==> flow/design.v <==
module ALU_STAGE (
  input clock_in,
  input [31:0] a_in,
  input [31:0] b_in,
  input [3:0] uop_in,
  output [31:0] result_out
);
reg [31:0] a_q;
reg [31:0] b_q;
reg [3:0] uop_q;
reg [31:0] result_q;
wire [31:0] alu_result;
ALU #(.DATA_WIDTH(32)) alu0 (
  .a_data_in(a_q),
  .b_data_in(b_q),
  .uop_in(uop_q),
  .result_out(alu_result)
);
always @(posedge clock_in) begin
  a_q <= a_in;
  b_q <= b_in;
  uop_q <= uop_in;
  result_q <= alu_result;
end
assign result_out = result_q;
endmodule

module ALU
  #(parameter DATA_WIDTH = 32)(
    input [DATA_WIDTH-1:0]  a_data_in,  
    input [DATA_WIDTH-1:0]  b_data_in,  
    input [3:0]             uop_in,
    output reg [DATA_WIDTH-1:0] result_out
);
always@(*) begin
  case(uop_in)
    4'b0000: result_out = a_data_in + b_data_in;
    4'b0001: result_out = a_data_in - b_data_in;
    4'b0010: result_out = a_data_in|b_data_in;
    4'b0011: result_out = a_data_in&b_data_in;
    4'b0100: result_out = a_data_in^b_data_in;
    4'b1000: result_out = a_data_in;
    4'b1001: result_out = b_data_in;
    4'b1010: result_out = ($signed(a_data_in)<$signed(b_data_in))?32'd1:32'd0;
    4'b1011: result_out = (a_data_in<b_data_in)?32'd1:32'd0;
    4'b1101: result_out = $signed(a_data_in) >>> b_data_in[4:0];
    4'b1110: result_out = a_data_in >> b_data_in[4:0];
    4'b1111: result_out = a_data_in << b_data_in[4:0];
    default: result_out = 32'h00000000;
  endcase
end
endmodule
==> flow/run.sh <==
#!/bin/bash
# the make line also repeats each setting of config.mk as NAME=value (left out here)
make -C /OpenROAD-flow-scripts/flow DESIGN_CONFIG=/design/flow/config.mk WORK_HOME=/design/flow/orfs CLKGATE_MAP_FILE= finish
==> flow/config.mk <==
export PLATFORM = sky130hd
export DESIGN_NAME = ALU_STAGE
export DESIGN_NICKNAME = ALU_STAGE
export VERILOG_FILES = /design/flow/design.v
export SDC_FILE = /design/flow/constraint.sdc
export NUM_CORES = 4
export LEC_CHECK = 0
export ABC_AREA = 0
export CAP_MARGIN = 35
export CORE_MARGIN = 2
export CORE_UTILIZATION = 70
export MIN_ROUTING_LAYER = met1
export SETUP_SLACK_MARGIN = 0.12
export SLEW_MARGIN = 20
export TNS_END_PERCENT = 45
==> flow/constraint.sdc <==
create_clock -name core_clock -period 1.68 [get_ports {clock_in}]
set_input_delay 0.3360 -clock core_clock [delete_from_list [all_inputs] [get_ports {clock_in}]]
set_output_delay 0.3360 -clock core_clock [all_outputs]
set_load 0.01 [all_outputs]
==> out/results.ini, run 1 <==
[status]
status = did not finish
lastStage = 3_5_place_dp
firstError = [ERROR DPL-0038] Utilization greater than 100%, impossible to legalize

[die]
coreArea_um2 = 15100
fp_util_pct = 71.4
die_x_um = 128
rows = 45
die_h_um = 128
design.portCount = 101
chip_area_um2 = 16500

[synthesis]
top_cell_area_share_pct = 18.5
netlist_area_um2 = 10800
syn_inst = 1425
yosys-mux-area-fraction_pct = 13.7
simple_gate_share_pct = 18.4
top_cell = nor2_1
synth-edff-count = 0
top_cells_by_area = dfxtp_1 (19%), ha_1 (11%), mux4_2 (9.0%)
fp_nets = 1595
ys_top_cells_by_count = nor2_1 (177), o21ai_0 (131), nand2_1 (119)
ys_ff = 100
compound_area_share_pct = 30.2
top_area_cell = dfxtp_1
ys_cells = 1425
yosys_warnings = 2
syn_area_per_cell_um2 = 7.59
xor_share_pct = 0.324
yosysUniqueCellTypes = 89
synthFlopType = dfxtp_1
synthAdderAreaFrac_pct = 11.8
ys_area_um2 = 10800
top_logic_kind = AND-OR/OR-AND gates
ys_async_sr_fraction_pct = 0
ys_seq_share_pct = 18.5

[place]
place.gp.congestion = 1.20
io_buffers = 100

==> stage by stage <==
| step | total power [µW] | TNS (ns) | setup slack, ns | instances |
|---|---|---|---|---|
| after global placement | 6910 | -35.96 | -1.50 | 2064 |
| after floorplan | 4940 | -35.52 | -1.71 | 1425 |
==> inputs of run 2 (changes only) <==
- CAP_MARGIN: 35 -> 20
- CORE_ASPECT_RATIO: unset -> 0.78
- CORE_MARGIN: 2 -> 3
- MAX_ROUTING_LAYER: unset -> met4
- MIN_ROUTING_LAYER: met1 -> met2
- SETUP_SLACK_MARGIN: 0.12 -> -0.13
- SLEW_MARGIN: 20 -> 10
- TNS_END_PERCENT: 45 -> 25
- clock period: 1.68 -> 3.33 ns (I/O delays scaled with it)
==> run 2 against run 1 <==
Against the previous run:
- the run fails in 5_1_grt
- synthesized cell count is the same
- die size grew 3.2%
- area after synthesis is the same
==> out/results.ini, run 2 <==
[status]
status = did not finish
lastStage = 5_1_grt
firstError = [ERROR GRT-0116] Global routing finished with congestion. Check the congestion regions in the DRC Viewer.

[cts]
cts_buffers = 9
cts-root-buf = clkbuf_16
postCtsSetupRepairBufs = 0
htreeDepth = 3
cts_hold_buf = 0
clock_path_buffers = 2
cts.sinks = 100
cts_resized = 0

[place]
io_buffers = 100  ; unchanged
dp_hpwl_mm = 30.8
dpl_cell_area_um2 = 12500
place.gp.congestion = 1.39  ; +16%
dpl_worst_slack_ns = -0.00149

[synthesis]
top_area_cell = dfxtp_1
fp_nets = 1595  ; unchanged
top_logic_kind = AND-OR/OR-AND gates
yosys-mux-area-fraction_pct = 13.7  ; unchanged
xor_share_pct = 0.324  ; unchanged
ys_top_cells_by_count = nor2_1 (177), o21ai_0 (131), nand2_1 (119)
syn_area_per_cell_um2 = 7.59  ; unchanged
yosysUniqueCellTypes = 89  ; unchanged
yosys_warnings = 2  ; unchanged
ys_async_sr_fraction_pct = 0  ; unchanged
ys_area_um2 = 10800  ; unchanged
netlist_area_um2 = 10800  ; unchanged
top_cells_by_area = dfxtp_1 (19%), ha_1 (11%), mux4_2 (9.0%)
ys_seq_share_pct = 18.5  ; unchanged
top_cell = nor2_1
top_cell_area_share_pct = 18.5  ; unchanged
synthAdderAreaFrac_pct = 11.8  ; unchanged
ys_cells = 1425  ; unchanged
synthFlopType = dfxtp_1
compound_area_share_pct = 30.2  ; unchanged
ys_ff = 100  ; unchanged
simple_gate_share_pct = 18.4  ; unchanged
syn_inst = 1425  ; unchanged
synth-edff-count = 0  ; unchanged

[die]
chip_area_um2 = 17000  ; +3.2%
coreArea_um2 = 14900  ; -1.7%
die_h_um = 116  ; -9.8%
design.portCount = 101  ; unchanged
die_x_um = 147  ; +14%
rows = 39  ; -13%
fp_util_pct = 72.7  ; +1.3 points

[grt]
grt.overflow.total = 505
grt_use_total_pct = 91.1

run 2: through the flow:
stage | power, µW | instances
after CTS | 4190 | 1740
after detailed placement | 3120 | 1724
after global placement | 3070 | 1723
after floorplan | 2460 | 1425
run 2: metal layers:
metal,overflow,global-route usage [%]
met3,434,107
met1,-,-
met4,34,67.7
met2,37,90.0
met5,-,-
==> inputs of run 3 (changes only) <==
- ABC_AREA: 0 -> unset
- CORE_ASPECT_RATIO: 0.78 -> unset
- CORE_MARGIN: 3 -> 2
- CORE_UTILIZATION: 70 -> 40
- MAX_ROUTING_LAYER: met4 -> unset
- MIN_ROUTING_LAYER: met2 -> unset
- SETUP_SLACK_MARGIN: -0.13 -> 0.75
- SLEW_MARGIN: 10 -> 20
- TNS_END_PERCENT: 25 -> unset
- clock period: 3.33 -> 3.7 ns (I/O delays scaled with it)
==> run 3 against run 2 <==
Against the previous run:
- now clean on timing, DRC and antenna
- area after synthesis did not move
- synthesized cell count stayed put
- die size grew 67%
==> out/results.ini, run 3 <==
[synthesis]
ys_ff = 100  ; unchanged
synthFlopType = dfxtp_1
xor_share_pct = 0.324  ; unchanged
top_cells_by_area = dfxtp_1 (19%), ha_1 (11%), mux4_2 (9.0%)
yosysUniqueCellTypes = 89  ; unchanged
ys_top_cells_by_count = nor2_1 (177), o21ai_0 (131), nand2_1 (119)
syn_inst = 1425  ; unchanged
top_logic_kind = AND-OR/OR-AND gates
ys_area_um2 = 10800  ; unchanged
simple_gate_share_pct = 18.4  ; unchanged
top_cell_area_share_pct = 18.5  ; unchanged
fp_nets = 1595  ; unchanged
compound_area_share_pct = 30.2  ; unchanged
yosys_warnings = 2  ; unchanged
ys_seq_share_pct = 18.5  ; unchanged
synth-edff-count = 0  ; unchanged
top_cell = nor2_1
top_area_cell = dfxtp_1
ys_cells = 1425  ; unchanged
yosys-mux-area-fraction_pct = 13.7  ; unchanged
netlist_area_um2 = 10800  ; unchanged
syn_area_per_cell_um2 = 7.59  ; unchanged
synthAdderAreaFrac_pct = 11.8  ; unchanged
ys_async_sr_fraction_pct = 0  ; unchanged

[power_and_ir_drop]
leakagePower_uw = 0.00566
pg_clk_uw = 1080
switchingPower_uw = 1600
intPower_uw = 2560
combinationalPower_uw = 1820
combPwrFrac_pct = 43.9
pwr-share-clk_pct = 26.0
power_density_nw_per_um2 = 297
total_power_uw = 4160
seq_power_share_pct = 30.1
ir_drop_mv = 0.175
switching_share_pct = 38.5
top_power_group = combinational logic
p_seq_uw = 1250

[hold_path]
hp-class = reg -> reg
min_to = result_q[10]
hp-start = b_q[10]
holdPathStages = 2

[routing]
dr_total_vias = 12300
ant_nets = 0
via_per_inst = 6.47
avgRoutedWirePerCell_um = 24.5
first_pass_iters = 8
wirelength_mm = 46.3
drt_iter0_drc = 1631
drcViolationCount = 0

[timing]
rsz0062_at_grt = true
slew_headroom_pct = 38.6
period_used_pct = 86.4
tightest_slew_ns = 0.918
fmax_mhz = 313
timing.final.ws_setup_ns = 0.505
slew_viol_final = 0
setup_tns_ns = 0
holdWs_ns = 0.566
post-route-min-period_ns = 3.20
clock_skew_ns = 0.0157
hold_viol = 0
finalSetupViolations = 0

[worst_setup_path]
slowest_delay_ns = 0.40
crit_cells = 12
required_ns = 3.97
critPathMaxFanout = 5
crit_type = reg -> reg
crit_end = result_q[26]
setup.worst_path.start_class = flop
crit_start = b_q[0]
rr_endpoint = result_q[26]
crit_slowest_cell = dfxtp_4
r2r.worst_path.cells = 12
path_buffers = 0
r2r_slack_ns = 0.50
cp-end-kind = flop
arrival_ns = 3.47
crit_chain = ha_4 > fa_2 > a21o_1 > a221oi_4 > a21oi_2 > a311o_1 > a31oi_4 > o221ai_4 > o21ai_4 > o41ai_2 > a221o_1 > a211o_1
r2r-start = b_q[0]
crit_family = AND-OR/OR-AND gates

[cts]
htreeDepth = 3  ; unchanged
cts-root-buf = clkbuf_16
clock_latency_ns = 0.38
cts.sinks = 100  ; unchanged
clock_path_buffers = 2  ; unchanged
cts_buffers = 9  ; unchanged
cts_tree = done
cts.clk_slew.worst_paths_ns = 0.08

[die]
chip_area_um2 = 28400  ; +67%
die_x_um = 168  ; +15%
rows = 60  ; +54%
fp_util_pct = 40.5  ; -32 points
coreArea_um2 = 26700  ; +80%
design.portCount = 101  ; unchanged
die_h_um = 168  ; +45%

[grt]
grt_first_pass_wirelength_mm = 69.0
grt_pass1_vias = 11200
grt_max_degree = 67
grt.overflow.total = 0
grt_use_total_pct = 31.8
antenna_found_initial = 2

[place]
dpl_worst_slack_ns = 0.173  ; +0.174 ns
dp_hpwl_mm = 33.6  ; +9.4%
place.gp.congestion = 0.990  ; -29%
io_buffers = 100  ; unchanged
dpl_cell_area_um2 = 12500  ; -0.12%

[layout]
areaGrowthSynthToFinish_pct = 29.3
nets = 1718
fin_area_um2 = 14000

[run]
warning_count = 96
drv_cap = 0

[status]
status = no timing/DRC/antenna violations

[run 3: timing repair]
action,4_1_cts,5_1_grt
pin swaps,35,49
setup endpoints to repair,21,22
hold buffers,0,0
setup buffers,18,25
resized,103,87
gates cloned,0,1
[run 3: cell type report]
class,instances,area [µm²]
Fill cell,2622,12700
Multi-Input combinational cell,1132,8850
Sequential cell,100,2060
Timing Repair Buffer,217,1970
Tap cell,341,427
Inverter,88,343
Clock buffer,10,250
Clock inverter,6,72.6
Antenna cell,1,2.50
[run 3: metrics by stage]
step / utilization [%] / cells
floorplan: - / 1425
global placement: 46.6 / 1834
detailed placement: 46.6 / 1834
CTS: 50.3 / 1868
global route: 52.3 / 1894
finish: 52.3 / 1895
[run 3: layer usage]
| metal | GRT usage (%) | part of all wire [%] | vias to the layer above |
|---|---|---|---|
| met5 | 0 | 0.028 | - |
| met4 | 12.6 | 4.0 | 2 |
| met3 | 5.27 | 9.8 | 113 |
| met2 | 48.4 | 43 | 719 |
| met1 | 44.9 | 43 | 5915 |
| li1 | - | - | 5516 |
==> inputs of run 4 (changes only) <==
- ABC_AREA: unset -> 1
- CAP_MARGIN: 20 -> 35
- CORE_UTILIZATION: 40 -> 44
- CTS_CLUSTER_DIAMETER: unset -> 239
- CTS_CLUSTER_SIZE: unset -> 100
- MIN_ROUTING_LAYER: unset -> met1
- SETUP_SLACK_MARGIN: 0.75 -> 0.61
- TNS_END_PERCENT: unset -> 45
- clock period: 3.7 -> 2.14 ns (I/O delays scaled with it)
==> run 4 against run 3 <==
Against the previous run:
- now fails the layout checks on negative setup slack
- largest cell class unchanged
- clock power increased by 75%
- routed wire length increased by 51%
- total power increased by 110%
- maximum frequency increased by 48%
- core utilization increased by 18 points
==> out/results.ini, run 4 <==
[status]
status = complete, but fails checks
so.violations = negative setup slack

[synthesis]
synthFlopType = dfxtp_1
ys_async_sr_fraction_pct = 0  ; unchanged
top_logic_kind = simple AND/OR/NAND/NOR gates
ys_ff = 100  ; unchanged
synthAdderAreaFrac_pct = 10.1  ; -1.7 points
xor_share_pct = 0.208  ; -0.12 points
ys_cells = 2351  ; +65%
synth-edff-count = 0  ; unchanged
ys_area_um2 = 12700  ; +17%
top_area_cell = nand2_1
simple_gate_share_pct = 50.3  ; +32 points
compound_area_share_pct = 9.92  ; -20 points
top_cell_area_share_pct = 24.9  ; +6.4 points
syn_inst = 2351  ; +65%
syn_area_per_cell_um2 = 5.38  ; -29%
ys_seq_share_pct = 15.8  ; -2.7 points
yosys-mux-area-fraction_pct = 0  ; -14 points
ys_top_cells_by_count = nand2_1 (839), nand3_1 (395), inv_1 (317)
yosysUniqueCellTypes = 40  ; -55%
fp_nets = 2521  ; +58%
yosys_warnings = 2  ; unchanged
top_cells_by_area = nand2_1 (25%), dfxtp_1 (16%), nand3_1 (16%)
top_cell = nand2_1
netlist_area_um2 = 12700  ; +17%

[layout]
areaGrowthSynthToFinish_pct = 57.6
nets = 2890  ; +68%
regArea_um2 = 2070  ; +0.67%
fillers = 2503  ; -4.5%
comb_area_um2 = 11500  ; +30%

[timing]
slew_headroom_pct = 66.7  ; +28 points
rsz0062_at_grt = true
post-route-min-period_ns = 2.16  ; -1.04 ns
timing.final.ws_setup_ns = -0.0165  ; -0.521 ns
hold_viol = 0  ; unchanged
clock_skew_ns = 0.0130  ; -0.00272 ns
period_used_pct = 101  ; +14 points
finalSetupViolations = 2  ; +2
slew_viol_final = 0  ; unchanged
fmax_mhz = 464  ; +48%
tightest_slew_ns = 0.494  ; -0.424 ns
holdWs_ns = 0.462  ; -0.104 ns

[worst_setup_path]
crit_type = reg -> reg
path_buffers = 1  ; +1
cp-end-kind = flop
crit_slowest_cell = dfxtp_4
critPathMaxFanout = 4  ; -1
crit_end = result_q[16]
crit_chain = inv_4 > ha_4 > fa_2 > nor2_2 > nand2_1 > nand3_2 > nand2_1 > nand2_2 > nand2_4 > nand2_4 > nand2_2 > nand3_2 > nand4_1
crit_start = a_q[0]
arrival_ns = 2.35  ; -1.12 ns
r2r-start = a_q[0]
slowest_delay_ns = 0.39  ; about the same
required_ns = 2.34  ; -1.63 ns
r2r_slack_ns = -0.02  ; -0.52 ns
crit_family = simple AND/OR/NAND/NOR gates
setup.worst_path.start_class = flop
rr_endpoint = result_q[16]
r2r.worst_path.cells = 13  ; +1
crit_cells = 13  ; +1

[place]
io_buffers = 100  ; unchanged
place.gp.congestion = 1.02  ; +2.7%
dp_hpwl_mm = 51.7  ; +54%

[cts]
cts-root-buf = clkbuf_16
clock_latency_ns = 0.39  ; about the same
cts_hold_buf = 0  ; unchanged
cts_buffers = 9  ; unchanged
cts_tree = done
cts.sinks = 100  ; unchanged
htreeDepth = 3  ; unchanged
clock_path_buffers = 2  ; unchanged
cts.clk_slew.worst_paths_ns = 0.08  ; about the same

[routing]
ant_nets = 0  ; unchanged
insertedDiodeCount = 0  ; -1
drcViolationCount = 0  ; unchanged
wirelength_mm = 70.0  ; +51%
dr_total_vias = 18200  ; +49%
drt_iter0_drc = 2194  ; +35%
via_per_inst = 5.86  ; -9.4%
first_pass_iters = 9  ; +1
avgRoutedWirePerCell_um = 22.5  ; -8.0%

[power_and_ir_drop]
switchingPower_uw = 3790  ; +140%
switching_share_pct = 43.7  ; +5.2 points
p_seq_uw = 2120  ; +70%
seq_power_share_pct = 24.4  ; -5.7 points
pg_clk_uw = 1890  ; +75%
combPwrFrac_pct = 53.7  ; +9.8 points
combinationalPower_uw = 4660  ; +160%
intPower_uw = 4880  ; +91%
ir_drop_mv = 0.441  ; +150%
top_power_group = combinational logic
leakagePower_uw = 0.0106  ; +87%
pwr-share-clk_pct = 21.8  ; -4.2 points
power_density_nw_per_um2 = 435  ; +46%
total_power_uw = 8670  ; +110%

[grt]
grt_first_pass_wirelength_mm = 97.2  ; +41%
grt_use_total_pct = 42.5  ; +11 points
grt.overflow.total = 0  ; unchanged
grt_max_degree = 76  ; +13%
antenna_found_initial = 1  ; -1
grt_pass1_vias = 16800  ; +50%

[die]
fp_util_pct = 44.3  ; +3.9 points
design.portCount = 101  ; unchanged
rows = 62  ; +3.3%
coreArea_um2 = 28500  ; +6.8%
die_x_um = 174  ; +3.1%
chip_area_um2 = 30100  ; +6.2%
die_h_um = 174  ; +3.1%

[run]
drv_cap = 0  ; unchanged
warning_count = 96  ; unchanged

[hold_path]
holdPathStages = 1  ; -1
min_to = a_q[4]
hp-class = in -> reg
hp-start = a_in[4]

==> run 4: final cells by class <==
cell class,count,area share [%]
Clock buffer,10,1.20
Clock inverter,6,0.395
Inverter,326,6.43
Multi-Input combinational cell,1828,57.5
Sequential cell,100,10.4
Tap cell,384,2.41
Timing Repair Buffer,455,21.7
==> run 4: what timing repair did <==
action,4_1_cts,5_1_grt
cloned,3,5
pin swaps,85,128
setup buffers,36,32
resized,371,432
setup endpoints to repair,64,64
==> run 4: through the flow <==
step                      setup TNS (ns)  std cells  setup slack [ns]  instance area [µm²]  utilization, %
after floorplan                        0       2351             0.201                12900               -
after global placement             -1.17       3017            -0.308                16000            56.2
after detailed placement           -1.55       3017            -0.292                16000            56.2
after CTS                              0       3072            0.0890                18100            63.2
after global routing              -0.429       3109           -0.0873                20000            69.9
final                            -0.0212       3109           -0.0165                20000            69.9
==> run 4: routing by layer <==
layer  routed length, µm  share of wire, %  global-route usage (%)
met1               26100                37                    54.2
met2               30900                44                    68.6
met3                7820                11                    8.29
met4                5120               7.3                    21.2
met5                   0                 0                       0
==> inputs of run 5 (changes only) <==
- ABC_AREA: 1 -> unset
- CAP_MARGIN: 35 -> 20
- CELL_PAD_IN_SITES_GLOBAL_PLACEMENT: unset -> 2
- CORE_MARGIN: 2 -> 10
- CORE_UTILIZATION: 44 -> 40
- CTS_CLUSTER_DIAMETER: 239 -> 365
- CTS_CLUSTER_SIZE: 100 -> 98
- MIN_ROUTING_LAYER: met1 -> unset
- PLACE_DENSITY: unset -> 0.39
- SETUP_SLACK_MARGIN: 0.61 -> -0.29
- TNS_END_PERCENT: 45 -> unset
- clock period: 2.14 -> 4.0 ns (I/O delays scaled with it)
==> run 5 against run 4 <==
Against the previous run:
- now clean on timing, DRC and antenna
- total power down 59%
- highest routed layer is now met5
- maximum frequency down 44%
- global-route usage down 15 points
==> out/results.ini, run 5 <==
[worst_setup_path]
crit_end = result_q[31]
arrival_ns = 4.07  ; +1.72 ns
required_ns = 4.24  ; +1.90 ns
critPathMaxFanout = 10  ; +6
r2r-start = a_q[5]
setup.worst_path.start_class = flop
slowest_delay_ns = 0.55  ; +0.16 ns
crit_chain = inv_1 > ha_1 > nor3_1 > nor4_1 > o2111ai_1 > a31oi_1 > buf_4 > nand4_1 > a31oi_1 > o31ai_1 > xnor2_1 > a211oi_1 > o211ai_1
crit_start = a_q[5]
r2r_slack_ns = 0.17  ; +0.19 ns
crit_family = AND-OR/OR-AND gates
cp-end-kind = flop
crit_top_cell = a31oi_1
r2r.worst_path.cells = 13  ; unchanged
rr_endpoint = result_q[31]
crit_slowest_cell = dfxtp_1
crit_cells = 13  ; unchanged
crit_type = reg -> reg
path_buffers = 2  ; +1

[hold_path]
min_to = result_q[3]
hp-start = b_q[3]
holdPathStages = 2  ; +1
hp-class = reg -> reg

[layout]
areaGrowthSynthToFinish_pct = 17.2
comb_area_um2 = 8090  ; -29%
fillers = 2766  ; +11%
regArea_um2 = 2010  ; -3.0%
fin_area_um2 = 12700  ; -36%
nets = 1667  ; -42%
final_cells = 1844  ; -41%

[cts]
htreeDepth = 3  ; unchanged
cts_hold_buf = 0  ; unchanged
cts_resized = 0  ; -100%
clock_latency_ns = 0.37  ; -0.02 ns
postCtsSetupRepairBufs = 0  ; -100%
cts_buffers = 9  ; unchanged
cts.clk_slew.worst_paths_ns = 0.08  ; about the same
cts-root-buf = clkbuf_16
cts_tree = done
clock_path_buffers = 2  ; unchanged
cts.sinks = 100  ; unchanged

[timing]
fmax_mhz = 261  ; -44%
slew_viol_final = 0  ; unchanged
tightest_slew_ns = 0.837  ; +0.343 ns
clock_skew_ns = 0.0142  ; +0.00125 ns
holdWs_ns = 0.564  ; +0.102 ns
slew_headroom_pct = 44.0  ; -23 points
finalSetupViolations = 0  ; -2
period_used_pct = 95.7  ; -5.0 points
hold_viol = 0  ; unchanged
setup_tns_ns = 0  ; +0.0212 ns
post-route-min-period_ns = 3.83  ; +1.67 ns
timing.final.ws_setup_ns = 0.170  ; +0.186 ns

[die]
chip_area_um2 = 34000  ; +13%
die_h_um = 184  ; +6.2%
design.portCount = 101  ; unchanged
coreArea_um2 = 26800  ; -6.1%
fp_util_pct = 40.4  ; -4.0 points
rows = 60  ; -3.2%
die_x_um = 184  ; +6.2%

[grt]
grt.overflow.total = 0  ; unchanged
grt_pass1_vias = 11100  ; -34%
antenna_found_initial = 3  ; +2
grt_first_pass_wirelength_mm = 71.9  ; -26%
grt_use_total_pct = 28.0  ; -15 points
grt_max_degree = 81  ; +6.6%

[routing]
first_pass_iters = 6  ; -3
dr_total_vias = 11800  ; -36%
drt_iter0_drc = 1589  ; -28%
via_per_inst = 6.37  ; +8.7%
avgRoutedWirePerCell_um = 26.4  ; +17%
ant_nets = 0  ; unchanged
drcViolationCount = 0  ; unchanged
wirelength_mm = 48.7  ; -30%

[place]
dpl_cell_area_um2 = 12400  ; -23%
dpl_worst_slack_ns = 0.317  ; +0.609 ns
placed_cells = 1827  ; -39%
place.gp.congestion = 0.951  ; -6.5%
dp_hpwl_mm = 36.6  ; -29%
io_buffers = 100  ; unchanged

[synthesis]
top_cells_by_area = dfxtp_1 (19%), ha_1 (11%), mux4_2 (9.0%)
simple_gate_share_pct = 18.4  ; -32 points
ys_area_um2 = 10800  ; -15%
syn_area_per_cell_um2 = 7.59  ; +41%
ys_ff = 100  ; unchanged
fp_nets = 1595  ; -37%
top_cell = nor2_1
xor_share_pct = 0.324  ; +0.12 points
yosys-mux-area-fraction_pct = 13.7  ; +14 points
yosys_warnings = 2  ; unchanged
top_cell_area_share_pct = 18.5  ; -6.4 points
compound_area_share_pct = 30.2  ; +20 points
synthAdderAreaFrac_pct = 11.8  ; +1.7 points
top_area_cell = dfxtp_1
yosysUniqueCellTypes = 89  ; +120%
top_logic_kind = AND-OR/OR-AND gates
ys_top_cells_by_count = nor2_1 (177), o21ai_0 (131), nand2_1 (119)
ys_cells = 1425  ; -39%
synthFlopType = dfxtp_1
syn_inst = 1425  ; -39%
ys_seq_share_pct = 18.5  ; +2.7 points
ys_async_sr_fraction_pct = 0  ; unchanged
netlist_area_um2 = 10800  ; -15%
synth-edff-count = 0  ; unchanged

[run]
drv_cap = 0  ; unchanged
warning_count = 95  ; -1.0%

[status]
status = no timing/DRC/antenna violations

[power_and_ir_drop]
power_density_nw_per_um2 = 278  ; -36%
pg_clk_uw = 897  ; -53%
pwr-share-clk_pct = 25.5  ; +3.7 points
p_seq_uw = 1170  ; -45%
seq_power_share_pct = 33.3  ; +8.9 points
switchingPower_uw = 1390  ; -63%
leakagePower_uw = 0.00529  ; -50%
switching_share_pct = 39.5  ; -4.2 points
ir_drop_mv = 0.176  ; -60%
intPower_uw = 2130  ; -56%
combPwrFrac_pct = 41.2  ; -13 points
top_power_group = combinational logic
combinationalPower_uw = 1450  ; -69%

## run 5: layout make-up
type	count	area share, %
repair buffers	166	12.1
clock buffers	9	1.78
diodes	1	0.0197
well taps	341	3.37
inverters	88	2.61
clock inverters	7	0.444
flip-flops and latches	100	15.9
multi-input cells	1132	63.8
## run 5: per-layer routing
metal  global-route usage, %  routed length [µm]  up-vias
li1                        -                   -     5416
met1                    38.7               21400     5641
met2                    42.2               21300      605
met3                    5.38                4390       86
met4                    9.87                1610        4
met5                       0                  29        -
## run 5: through the flow
step | total power (µW) | utilization, %
floorplan | 2040 | -
finish | 3520 | 47.3
detailed placement | 2610 | 46.2
global placement | 2620 | 46.2
global route | 3690 | 47.3
CTS | 3530 | 47.3
Power and IR drop assume default switching activity.
